==> inputs of wip/fjord <==
==> flow/design.v <==
`timescale 1ns / 1ps
module accelerator (
    input  wire clk,
    input  wire rst_n,
    input  wire in_valid,
    input  wire [31:0] in_data,
    output wire in_ready,
    output wire out_valid,
    output wire [31:0] out_data,
    input  wire out_ready
);
parameter MAX_SHAPES = 8;
parameter MAX_REGION_W = 64;
parameter MAX_REGION_H = 64;
parameter MAX_SHAPE_CELLS = 16;
function integer clog2;
    input integer value;
    integer v;
    begin
        v = value - 1;
        for (clog2 = 0; v > 0; clog2 = clog2 + 1)
            v = v >> 1;
    end
endfunction
localparam integer SHAPE_IDX_W = clog2(MAX_SHAPES + 1);
localparam ST_IDLE        = 3'd0;
localparam ST_LOAD_SHAPES = 3'd1;
localparam ST_LOAD_REGION = 3'd2;
localparam ST_OUTPUT      = 3'd3;
reg [2:0] state;
reg [15:0] num_shapes;
reg [15:0] num_regions;
reg [15:0] regions_seen;
reg [31:0] regions_that_fit;
reg [7:0] shape_num_cells [0:MAX_SHAPES-1];
reg [SHAPE_IDX_W-1:0] shape_idx;
reg [1:0] shape_substate;  
reg [7:0] cells_remaining;
reg [15:0] region_w;
reg [15:0] region_h;
reg [7:0] region_q [0:MAX_SHAPES-1];
reg [1:0] region_substate;  
integer i;
wire accept = in_valid && in_ready;
wire shape_loading_done = (shape_idx >= num_shapes);
wire region_loading_done = (regions_seen >= num_regions);
assign in_ready =
    (state == ST_IDLE)        ? 1'b1 :
    (state == ST_LOAD_SHAPES) ? !shape_loading_done :
    (state == ST_LOAD_REGION) ? !region_loading_done :
    1'b0;  
assign out_valid = (state == ST_OUTPUT);
assign out_data  = regions_that_fit;
always @(posedge clk) begin
    if (!rst_n) begin
        state <= ST_IDLE;
        num_shapes <= 16'd0;
        num_regions <= 16'd0;
        regions_seen <= 16'd0;
        regions_that_fit <= 32'd0;
        shape_idx <= {SHAPE_IDX_W{1'b0}};
        shape_substate <= 2'd0;
        cells_remaining <= 8'd0;
        region_substate <= 2'd0;
        region_w <= 16'd0;
        region_h <= 16'd0;
        for (i = 0; i < MAX_SHAPES; i = i + 1) begin
            shape_num_cells[i] <= 8'd0;
            region_q[i] <= 8'd0;
        end
    end else begin
        case (state)
            ST_IDLE: begin
                if (accept) begin
                    num_shapes <= (in_data[15:0] > MAX_SHAPES) ? MAX_SHAPES : in_data[15:0];
                    num_regions <= in_data[31:16];
                    regions_seen <= 16'd0;
                    regions_that_fit <= 32'd0;
                    shape_idx <= {SHAPE_IDX_W{1'b0}};
                    shape_substate <= 2'd0;
                    cells_remaining <= 8'd0;
                    region_substate <= 2'd0;
                    state <= ST_LOAD_SHAPES;
                end
            end
            ST_LOAD_SHAPES: begin
                if (shape_idx >= num_shapes) begin
                    region_substate <= 2'd0;
                    state <= ST_LOAD_REGION;
                end else if (accept) begin
                    case (shape_substate)
                        2'd0: begin
                            shape_num_cells[shape_idx] <= in_data[23:16];
                            cells_remaining <= in_data[23:16];
                            if (in_data[23:16] == 0) begin
                                shape_idx <= shape_idx + 1'b1;
                                shape_substate <= 2'd0;
                            end else begin
                                shape_substate <= 2'd1;
                            end
                        end
                        2'd1: begin
                            if (cells_remaining <= 8'd4) begin
                                cells_remaining <= 8'd0;
                                shape_idx <= shape_idx + 1'b1;
                                shape_substate <= 2'd0;
                            end else begin
                                cells_remaining <= cells_remaining - 8'd4;
                                shape_substate <= 2'd1;
                            end
                        end
                        default: shape_substate <= 2'd0;
                    endcase
                end
            end
            ST_LOAD_REGION: begin
                if (regions_seen >= num_regions) begin
                    state <= ST_OUTPUT;
                end else if (accept) begin
                    case (region_substate)
                        2'd0: begin
                            region_w <= in_data[15:0];
                            region_h <= in_data[31:16];
                            for (i = 0; i < MAX_SHAPES; i = i + 1) begin
                                region_q[i] <= 8'd0;
                            end
                            region_substate <= 2'd1;
                        end
                        2'd1: begin
                            region_q[0] <= in_data[7:0];
                            if (MAX_SHAPES > 1) region_q[1] <= in_data[15:8];
                            if (MAX_SHAPES > 2) region_q[2] <= in_data[23:16];
                            if (MAX_SHAPES > 3) region_q[3] <= in_data[31:24];
                            region_substate <= 2'd2;
                        end
                        2'd2: begin
                            if (MAX_SHAPES > 4) region_q[4] <= in_data[7:0];
                            if (MAX_SHAPES > 5) region_q[5] <= in_data[15:8];
                            if (MAX_SHAPES > 6) region_q[6] <= in_data[23:16];
                            if (MAX_SHAPES > 7) region_q[7] <= in_data[31:24];
                            begin : area_calc_block
                                reg [31:0] ra;
                                reg [31:0] ta;
                                integer k;
                                ra = region_w * region_h;
                                ta = 32'd0;
                                for (k = 0; (k < MAX_SHAPES) && (k < 4); k = k + 1) begin
                                    ta = ta + (shape_num_cells[k] * region_q[k]);
                                end
                                if (MAX_SHAPES > 4) ta = ta + (shape_num_cells[4] * in_data[7:0]);
                                if (MAX_SHAPES > 5) ta = ta + (shape_num_cells[5] * in_data[15:8]);
                                if (MAX_SHAPES > 6) ta = ta + (shape_num_cells[6] * in_data[23:16]);
                                if (MAX_SHAPES > 7) ta = ta + (shape_num_cells[7] * in_data[31:24]);
                                if (ta <= ra) begin
                                    regions_that_fit <= regions_that_fit + 1'b1;
                                end
                            end
                            regions_seen <= regions_seen + 1'b1;
                            region_substate <= 2'd0;
                        end
                        default: region_substate <= 2'd0;
                    endcase
                end
            end
            ST_OUTPUT: begin
                if (out_valid && out_ready) begin
                    state <= ST_IDLE;
                end
            end
            default: state <= ST_IDLE;
        endcase
    end
end
endmodule
`timescale 1ns / 1ps
module day12_top #(
    parameter MAX_REGION_W = 64,
    parameter MAX_REGION_H = 64
) (
    input  wire clk,
    input  wire rst_n,
    input  wire in_valid,
    input  wire [31:0] in_data,
    output wire in_ready,
    output wire out_valid,
    output wire [31:0] out_data,
    input  wire out_ready
);
accelerator #(
    .MAX_REGION_W(MAX_REGION_W),
    .MAX_REGION_H(MAX_REGION_H)
) accel (
    .clk(clk),
    .rst_n(rst_n),
    .in_valid(in_valid),
    .in_data(in_data),
    .in_ready(in_ready),
    .out_valid(out_valid),
    .out_data(out_data),
    .out_ready(out_ready)
);
endmodule
==> flow/run.sh <==
#!/bin/bash
# the make line also repeats each setting of config.mk as NAME=value (left out here)
make -C /OpenROAD-flow-scripts/flow DESIGN_CONFIG=/design/flow/config.mk WORK_HOME=/design/flow/orfs CLKGATE_MAP_FILE= finish
==> flow/config.mk <==
export PLATFORM = sky130hd
export DESIGN_NAME = day12_top
export DESIGN_NICKNAME = day12_top
export VERILOG_FILES = /design/flow/design.v
export SDC_FILE = /design/flow/constraint.sdc
export NUM_CORES = 4
export LEC_CHECK = 0
export ABC_AREA = 1
export CAP_MARGIN = 20
export CORE_ASPECT_RATIO = 0.69
export CORE_MARGIN = 2
export CORE_UTILIZATION = 72
export CTS_CLUSTER_DIAMETER = 216
export CTS_CLUSTER_SIZE = 13
export GPL_ROUTABILITY_DRIVEN = 1
export MAX_ROUTING_LAYER = met4
export PLACE_DENSITY_LB_ADDON = 0.12
export SETUP_SLACK_MARGIN = 2.43
export SLEW_MARGIN = 20
==> flow/constraint.sdc <==
create_clock -name core_clock -period 8.34 [get_ports {clk}]
set_input_delay 1.6680 -clock core_clock [delete_from_list [all_inputs] [get_ports {clk}]]
set_output_delay 1.6680 -clock core_clock [all_outputs]
set_load 0.01 [all_outputs]
==> wip/violet: changes against wip/fjord <==
Settings changed: ABC_AREA 1 to default, CORE_ASPECT_RATIO 0.69 to default, CORE_UTILIZATION 72 to 65, CTS_CLUSTER_DIAMETER 216 to default, CTS_CLUSTER_SIZE 13 to default, GPL_ROUTABILITY_DRIVEN 1 to default, MAX_ROUTING_LAYER met4 to default, PLACE_DENSITY_LB_ADDON 0.12 to default, SETUP_SLACK_MARGIN 2.43 to default.
==> flow/constraint.sdc (replaced) <==
create_clock -name core_clock -period 12.1 [get_ports {clk}]
set_input_delay 2.4200 -clock core_clock [delete_from_list [all_inputs] [get_ports {clk}]]
set_output_delay 2.4200 -clock core_clock [all_outputs]
set_load 0.01 [all_outputs]
==> summary of the runs <==
- Global-route usage: wip/violet is lower than wip/fjord (10 points).
- Cell count: wip/violet is smaller than wip/fjord (20%).
- Between wip/fjord and wip/violet, the lower register-to-register slack is in wip/fjord (gap 2600 ps).
- wip/violet finished but fails on setup timing. wip/fjord produced a layout that fails on setup timing.
- Between wip/fjord and wip/violet, the lower non-clock buffer count is in wip/violet (gap 322).
- Between wip/fjord and wip/violet, the lower area after synthesis is in wip/violet (gap 5.3%, measured against wip/violet).
- In wip/violet the clock skew is lower than in wip/fjord, by 7.4 ps.
- Of wip/fjord and wip/violet, wip/fjord has the higher sequential power (gap 45%, measured against wip/violet).
==> figures <==
quantity                                                            wip/violet             wip/fjord
Outcome                                                        failed layout checks  failed layout checks
Layout check failures                                             setup timing          setup timing
Worst path required time                                              12560 ps               8740 ps
Fraction of area in registers                                           12.08%                11.03%
Switching power total                                                 3.840 mW              6.511 mW
Clock Pin Slew Worst Setup and Hold Paths                                60 ps                 70 ps
Post-synthesis cell count                                                 4373                  5535
Area after detailed placement                                      0.04154 mm2           0.04559 mm2
Beginning of the worst register-to-register path   accel.shape_num_cells[3][2]  accel.region_q[3][2]
Data arrival time of the critical path                                13610 ps              11880 ps
Leakage                                                               21.54 nW              27.72 nW
Via count of the first global-routing pass                               31081                 37775
Largest net degree at the start of global routing                           70                    56
Amount of wire on met2 after detailed routing                         46090 um              52100 um
Largest voltage drop on the vdd net                                  0.6492 mV              1.146 mV
Layout fillers                                                            4707                  3371
No activity file was given, so power comes from the tool's default toggle rates.
